## lane 1
==> flow/design.v (excerpt) <==
module top(input clk, rst_raw, up, left, right, down, 
           input [15:0]switches, output dp,a,b,c,d,e,f,g, output [3:0]anode,
           output load_done, output reg fsm_done);
    wire [7:0] A, B;     
    wire [3:0] init_ram_addr, fsm_ram_addr, ram_addr;    
    wire [1:0] rf_w_addr;
    wire rf_w_en;
    wire ram_w_en, init_ram_w_en, fsm_ram_w_en;    
    wire [1:0] reg_r_addr1, reg_r_addr2, reg_r_addr3, reg_r_addr4;
    wire [7:0] init_w_ram_data, fsm_w_ram_data, 
               w_ram_data, r_ram_data;   
    wire acc_en, acc_clear;
    wire done;
    wire [3:0] pp0, pp1;  
    wire [1:0] A1, A2, B1, B2;   
    wire [4:0] acc;  
    wire [4:0] C11, C12, C21, C22;   
    wire up_clean, left_clean, rst, right_clean, down_clean;    
    reg load_en;
    reg load_button;     
    reg start_button;    
    reg C11_button, C12_button, C21_button, C22_button;  
    reg display;     
    debouncer udb(.clk(clk), .raw(up), .clean(up_clean)); 
    debouncer ldb(.clk(clk), .raw(left), .clean(left_clean)); 
    debouncer cdb(.clk(clk), .raw(rst_raw), .clean(rst));  
    debouncer rdb(.clk(clk), .raw(right), .clean(right_clean)); 
    debouncer ddb(.clk(clk), .raw(down), .clean(down_clean)); 
    load_RAM init(.clk(clk), 
                  .rst(rst), 
                  .en(load_en), 
                  .button(load_button), 
                  .matrices(switches), 
                  .write_en(init_ram_w_en), 
                  .done(load_done), 
                  .ram_addr(init_ram_addr),
                  .w_ram_data(init_w_ram_data));   
    controller fsm(.clk(clk),
                   .rst(rst),
                   .start(start_button),
                   .acc(acc),
                   .ram_addr(fsm_ram_addr),
                   .rf_w_addr(rf_w_addr),
                   .ram_w_en(fsm_ram_w_en), 
                   .rf_w_en(rf_w_en), 
                   .w_ram_data(fsm_w_ram_data), 
                   .reg_r_addr1(reg_r_addr1), 
                   .reg_r_addr2(reg_r_addr2), 
                   .reg_r_addr3(reg_r_addr3), 
                   .reg_r_addr4(reg_r_addr4),
                   .acc_en(acc_en),
                   .acc_clear(acc_clear),
                   .done(done),
                   .C11(C11), 
  ...
Settings: LEC_CHECK=0, CAP_MARGIN=20, CORE_MARGIN=2, CORE_UTILIZATION=70, CTS_CLUSTER_DIAMETER=374, CTS_CLUSTER_SIZE=13, SETUP_SLACK_MARGIN=-0.66, SLEW_MARGIN=20; clock period 6.44 ns.
run.sh (not shown) runs the stock make flow with config.mk's settings and CLKGATE_MAP_FILE=.
Lane 1 ran to completion and came out clean on the timing, DRC and antenna checks.
> inputs changed (lane 1 -> lane 2)
Settings: CTS_CLUSTER_SIZE: 13 -> unset; CTS_CLUSTER_DIAMETER: 374 -> unset; CORE_UTILIZATION: 70 -> 36; SETUP_SLACK_MARGIN: -0.66 -> unset; the clock period (ns, I/O delays scaled along): 6.44 -> 4.25.
Results
Comparing lane 1 and lane 2, the lower met2 layer wire length in the routed design was measured on lane 1. The final reports for lane 2 and lane 1 show switching fraction of total power lower in the former. Via count of lane 1 is on par with lane 2. The higher sequential share of power came out of lane 1. [lane 2 vs lane 1] worst hold slack after final layout: lower in lane 2. Clock network area share: lane 2 > lane 1.
Inputs modified between lane 2 and lane 3:
Settings: changing CAP_MARGIN from 20 to 0; setting CTS_CLUSTER_SIZE to 19 for the first time; changing CORE_UTILIZATION from 36 to 72; changing the clock period (ns, I/O delays scaled along) from 4.25 to 2.36.
[summary]
- Lane 3 completed end to end; final checks failed (negative setup slack).
- [compare] base=lane 2 new=lane 3: via count of the routed design moved up, global-route track usage on met1 moved up, filler cell count now sits lower, fraction of area in registers lower.
- Sort lane 3 and lane 2 by via count of the first global-routing pass, ascending, and lane 2 comes first.
- Part of the total power dissipated in sequential elements: lane 3 and lane 2 compared, higher one is lane 2
- Re largest stage delay on the critical path: lane 3 is 0.10 ns down on lane 2.
- Setup slack in lane 3 is smaller than in lane 2.
- Count of non-CTS buffers in the layout (lower): lane 2
- | post-layout total power | lane 3 vs lane 2 | worse |
For lane 4, these inputs were changed with respect to lane 3:
Settings: swapping 0 for 20 in CAP_MARGIN; putting SETUP_SLACK_MARGIN at 0.3 where nothing was set; swapping 19 for 14 in CTS_CLUSTER_SIZE; putting MIN_ROUTING_LAYER at met1 where nothing was set; putting PLACE_DENSITY_LB_ADDON at 0.16 where nothing was set; swapping 20 for 40 in SLEW_MARGIN; putting CTS_CLUSTER_DIAMETER at 224 where nothing was set; putting GPL_ROUTABILITY_DRIVEN at 0 where nothing was set; putting ABC_AREA at 1 where nothing was set.
==> results <==
Critical path data required time in lane 4 is 0.05 ns above lane 3. Changes observed in lane 4 relative to lane 3: routed wire length on met3 grew by about 22%; fraction of the mapped netlist area in adder cells has increased. Lane 4 completed; timing, DRC and antenna clean. Completing all stages was not enough for lane 3: its layout failed the final checks because of negative setup slack. Between lane 3 and lane 4, the flow reports total power decreasing by a few percent. Going from lane 3 to lane 4, clock latency reported for the late side of the worst-skew pair has remained practically unchanged, global-route usage rose by 0.82 points.
The inputs of lane 5 differ from those of lane 4 as listed below.
Settings: SETUP_SLACK_MARGIN: 0.3 -> unset; ABC_AREA: 1 -> unset; the clock period (ns, I/O delays scaled along): 2.36 -> 3.05.
Relative to lane 4, placed instance area decreased by 120 µm² in lane 5.
Cmp lane 4 and lane 5 / routed wire length / lower: lane 5
[compare] base=lane 4 new=lane 5: clock-buffer cell count went down 1; final setup TNS held; number of instances resized during post-cts repair went down 7; number of placement rows went up 2.2%; synthesis-to-finish area growth went down 5.3 points.
For lane 5, the cell group occupying the most layout area was logic gates, unlike lane 4, where it was flip-flops and latches.
Comparing the two runs side by side, lane 5 comes out ahead of lane 4 on least setup slack across all paths after layout.

top again, from the RTL that the note above started with.
## top
module top(input clk, rst_raw, up, left, right, down, 
           input [15:0]switches, output dp,a,b,c,d,e,f,g, output [3:0]anode,
           output load_done, output reg fsm_done);
export LEC_CHECK = 0
export ABC_AREA = 1
export CAP_MARGIN = 20
export CORE_MARGIN = 2
export CORE_UTILIZATION = 72
export CTS_CLUSTER_DIAMETER = 396
export CTS_CLUSTER_SIZE = 21
export HOLD_SLACK_MARGIN = 0.29
export PLACE_DENSITY_LB_ADDON = 0.16
export SETUP_SLACK_MARGIN = 0.37
export SLEW_MARGIN = 20
create_clock -name core_clock -period 2.43 [get_ports {clk}]
The starting point ran to the end with no violations.
Change:
CTS_CLUSTER_DIAMETER = not set   (was 396)
HOLD_SLACK_MARGIN = not set   (was 0.29)
What happened: Routed wire length decreases by a few percent; power went up by a few percent; final cell count goes up slightly.
Change:
CAP_MARGIN = 40   (was 20)
CTS_CLUSTER_DIAMETER = 25   (was not set)
CTS_CLUSTER_SIZE = 15   (was 21)
SETUP_SLACK_MARGIN = 0.36   (was 0.37)
clock period = 2.36 ns   (was 2.43 ns; I/O delays follow)
Effect: With this change the flow ended with an error in global routing (5_1_grt) on GRT-0232. Synthesized cell count stays the same. Die size is unchanged. Synthesized area is unchanged.
Change:
ABC_AREA = not set   (was 1)
CAP_MARGIN = 20   (was 40)
CORE_UTILIZATION = 40   (was 72)
CTS_CLUSTER_DIAMETER = not set   (was 25)
CTS_CLUSTER_SIZE = not set   (was 15)
PLACE_DENSITY_LB_ADDON = not set   (was 0.16)
SETUP_SLACK_MARGIN = not set   (was 0.36)
clock period = 4.46 ns   (was 2.36 ns; I/O delays follow)
Result: With this change the flow went through all stages and came out clean. Synthesized cell count shrinks by 14%. Die size grows by 81%. Synthesized area grows by 2.3%.
Change:
CORE_UTILIZATION = 72   (was 40)
CTS_CLUSTER_SIZE = 14   (was not set)
SETUP_SLACK_MARGIN = 1.5   (was not set)
clock period = 6.16 ns   (was 4.46 ns; I/O delays follow)
After rerunning: Wire length climbs slightly; core utilization climbs by 35 points; sequential share of layout area climbs by 1.0 points; setup slack improved by 1.4 ns; design area drops by a few percent; final cell count drops by roughly a tenth; die area drops by well over a third; count of clock-buffer cells in the layout drops by 6; worst hold slack improved by 0.016 ns; synthesized area does not change.

top again, from the RTL that the note above started with.
make LEC_CHECK=0 CAP_MARGIN=20 CORE_ASPECT_RATIO=0.93 CORE_MARGIN=2 CORE_UTILIZATION=72 CTS_CLUSTER_DIAMETER=47 GPL_ROUTABILITY_DRIVEN=1 MIN_ROUTING_LAYER=met1 PLACE_DENSITY=0.66 SETUP_SLACK_MARGIN=1.44 SLEW_MARGIN=30 TNS_END_PERCENT=90 finish   # period 5.67 ns
The first run finished with timing, DRC and antenna clean.
Then changed:
CORE_ASPECT_RATIO = not set   (was 0.93)
CTS_CLUSTER_DIAMETER = not set   (was 47)
CTS_CLUSTER_SIZE = 10   (was not set)
GPL_ROUTABILITY_DRIVEN = not set   (was 1)
MIN_ROUTING_LAYER = not set   (was met1)
PLACE_DENSITY = not set   (was 0.66)
SETUP_SLACK_MARGIN = not set   (was 1.44)
SLEW_MARGIN = 20   (was 30)
TNS_END_PERCENT = not set   (was 90)
clock period = 2.43 ns   (was 5.67 ns; I/O delays follow)
Outcome: Total power is higher by 140%. Worst setup slack degrades by 2100 ps. Cell count is higher by 8.3%. Via count is higher by 7.0%. Clock skew barely changes. Synthesized cell count is unchanged. Core utilization is higher by 4.1 points. Design area is higher by 5.9%. Clock-buffer cell count is higher by 10. Worst hold slack is about the same. Flip-flop count is unchanged.
Then changed:
CORE_UTILIZATION = 66   (was 72)
CTS_CLUSTER_SIZE = not set   (was 10)
clock period = 4.33 ns   (was 2.43 ns; I/O delays follow)
Result: Register-to-register slack is better by 1300 ps. Final cell count came out lower by 6.7%. Power came out lower by 48%. Non-clock buffer count drops by 113. Worst hold slack barely changes. Synthesized area is unchanged. Sequential share of layout area grows by 2.8 points. Global-route usage falls by 5.8 points.
Then changed:
CORE_UTILIZATION = 70   (was 66)
CTS_CLUSTER_SIZE = 32   (was not set)
SETUP_SLACK_MARGIN = 1.5   (was not set)
clock period = 6.16 ns   (was 4.33 ns; I/O delays follow)
The new run completed with no timing, DRC or antenna violations. Design area grows by 0.60%. Power shrinks by about 28%. Worst hold slack barely changes. Setup slack improves by 1500 ps. Global-route usage grows by 1.3 points. Utilization grows by 4.2 points. Non-clock buffer count shrinks by 2.
Then changed:
CORE_UTILIZATION = 71   (was 70)
CTS_CLUSTER_SIZE = 19   (was 32)
SETUP_SLACK_MARGIN = not set   (was 1.5)
clock period = 3.39 ns   (was 6.16 ns; I/O delays follow)
=>
- The changed run finished clean
- area after synthesis is unchanged
- worst setup slack gets worse by 2100 ps
- non-clock buffer count rises by 19
- first-iteration DRC count falls by about 17%
- hold slack hardly moves
- design area rises by 0.59%
- via count rises by about 1.6%
Then changed:
CAP_MARGIN = 0   (was 20)
CORE_UTILIZATION = 72   (was 71)
HOLD_SLACK_MARGIN = 0.24   (was not set)
clock period = 2.36 ns   (was 3.39 ns; I/O delays follow)
The changed run finished with negative setup slack left.
Register-to-register slack gets worse by 690 ps.
Wire length rose by roughly a tenth.
Die size decreases slightly.
Power increases by well over a third.
Setup slack is worse by 610 ps.
Design area rises by a little under a tenth.

Setup of run A:
Starting RTL as in the previous note.
clock: 7.52 ns
lec_check: 0
abc_area: 1
cap_margin: 25
core_aspect_ratio: 1.42
core_margin: 5
core_utilization: 50
cts_cluster_diameter: 221
gpl_routability_driven: 0
gpl_timing_driven: 0
max_routing_layer: met4
min_routing_layer: met2
place_density_lb_addon: 0.16
setup_slack_margin: 1.44
slew_margin: 30
Run A finished every stage; the final checks, however, were not passed, the failures being design-rule violations.
The following lists how run B was set up differently from run A:
- clearing CORE_ASPECT_RATIO, which used to be 1.42
- swapping 25 for 20 in CAP_MARGIN
- clearing GPL_TIMING_DRIVEN, which used to be 0
- clearing GPL_ROUTABILITY_DRIVEN, which used to be 0
- swapping 5 for 2 in CORE_MARGIN
- swapping 1.44 for 0.36 in SETUP_SLACK_MARGIN
- putting CTS_CLUSTER_SIZE at 15 where nothing was set
- clearing CTS_CLUSTER_DIAMETER, which used to be 221
- swapping 50 for 72 in CORE_UTILIZATION
- clearing MIN_ROUTING_LAYER, which used to be met2
- clearing MAX_ROUTING_LAYER, which used to be met4
- swapping 30 for 20 in SLEW_MARGIN
- swapping 7.52 for 2.55 in the clock period (ns, I/O delays scaled along)
[summary]
According to the power report, total power for run B is higher than for run A. Floorplan row count for run B: 20 down relative to run A. In the reports for run B and run A, the smaller clock network contribution to total cell area belongs to run A. Measured against each other, run B and run A differ in wire length, the higher figure coming from run B. In the reports for run B and run A, the smaller core utilization belongs to run A. Run B reached the end of the flow, and the finished layout is clean on the timing, DRC and antenna checks. Going from run A to run B, net load switching power up 5.1 mW; routed length on met1 increased 11 mm.
Input changes introduced in run C (baseline for comparison: run B):
- PLACE_DENSITY_LB_ADDON removed (was 0.16)
- SETUP_SLACK_MARGIN removed (was 0.36)
- ABC_AREA removed (was 1)
- CORE_UTILIZATION changed from 72 to 64
- CTS_CLUSTER_SIZE removed (was 15)
- the clock period (ns, I/O delays scaled along) changed from 2.55 to 4.45
[summary]
Re total detailed-routing wirelength: run B was higher than run C. Looking at capturing element of the worst setup path, the accum.acc[2]$_SDFFE_PP0P_ result is from run B; the ddb.counter[9]$_DFFE_PP_ one comes from run C. Run B ended up with flop to flop as its critical path class; run C ended up with primary input to flop. Adder-cell share of the synthesized area sits lower in run C than in run B. On worst setup slack: run C sits above run B.
diff inputs: run C => run D
- swapping 64 for 66 in CORE_UTILIZATION
- putting SETUP_SLACK_MARGIN at 1.5 where nothing was set
- swapping 4.45 for 6.6 in the clock period (ns, I/O delays scaled along)
## What came out
- The cell depth of the worst setup path of run C and that of run D are within noise of each other.
- Run D vs run C, post-layout worst setup margin went up by 1.67 ns.
- Relative to run C, the post-layout total power measured on run D has decreased by more than a quarter.
- Run D: met3 routing resource usage after global routing 0.53 points above run C
- Status: clock latency of the later-clocked register in the worst-skew pair parity (run C, run D)
- [compare] base=run C new=run D: tightest slew margin relative to the limit moved down; part of the power in the clock network now smaller; post-route clock period utilization saw a decrease; internal power contribution now sits lower.
- Run D vs run C: tap cell count down in run D
- ddb.counter[9]$_DFFE_PP_ as the capturing instance or port of the critical path was reported by run C, and cdb.counter[7]$_DFFE_PP_ by run D.
Input changes introduced in run E (baseline for comparison: run D):
- CTS_CLUSTER_SIZE newly set to 19
- CAP_MARGIN changed from 20 to 40
- SETUP_SLACK_MARGIN removed (was 1.5)
- CORE_UTILIZATION changed from 66 to 71
- the clock period (ns, I/O delays scaled along) changed from 6.6 to 2.36
Findings:
- The flow did not stop early for run E: all stages ran, and the layout cleared the timing, DRC and antenna checks.
- Against run D, run E comes in 7.5% lower on core area.
- Run D → run E: routed length on met3 went up; final area went up; synthesis-to-layout area growth went up; internal power of the cells went up; measured slew at the worst slew-check pin went down.
- As far as average cell area after synthesis goes, run E and run D are indistinguishable; the numbers are identical.
- In run E, count of clock buffers in the final design is lower than in run D.
- Diff run D -> run E | setup slack | decrease of 2.94 ns
- Run E vs run D — logic area climbed slightly
- Total standard cell area after synthesis: run E vs run D identical
> inputs changed (run E -> run F)
- changing CTS_CLUSTER_SIZE from 19 to 61
- changing SLEW_MARGIN from 20 to 5
- changing CORE_UTILIZATION from 71 to 58
- setting MIN_ROUTING_LAYER to met2 for the first time
- setting HOLD_SLACK_MARGIN to -0.0 for the first time
- changing CAP_MARGIN from 40 to 20
- setting PLACE_DENSITY_LB_ADDON to 0.03 for the first time
Findings:
Between run F and run E, the met3 wire length is higher for run F. Total area of multi-input combinational cells essentially unchanged between run E and run F. Between run F and run E, the utilization is higher for run E. From run E to run F the numbers moved as follows: signed area change from the synthesized netlist to the final layout shows an increase of 0.69 points; relative contribution of the clock network to total power shows a reduction of 1.3 points. Comparing run F and run E, the higher stage delay of the slowest cell on the critical path was measured on run E. Non-clock inverter count in the final layout came out exactly the same in run F and run E.
Power figures rest on the tool's default switching activity, not on a simulated workload.
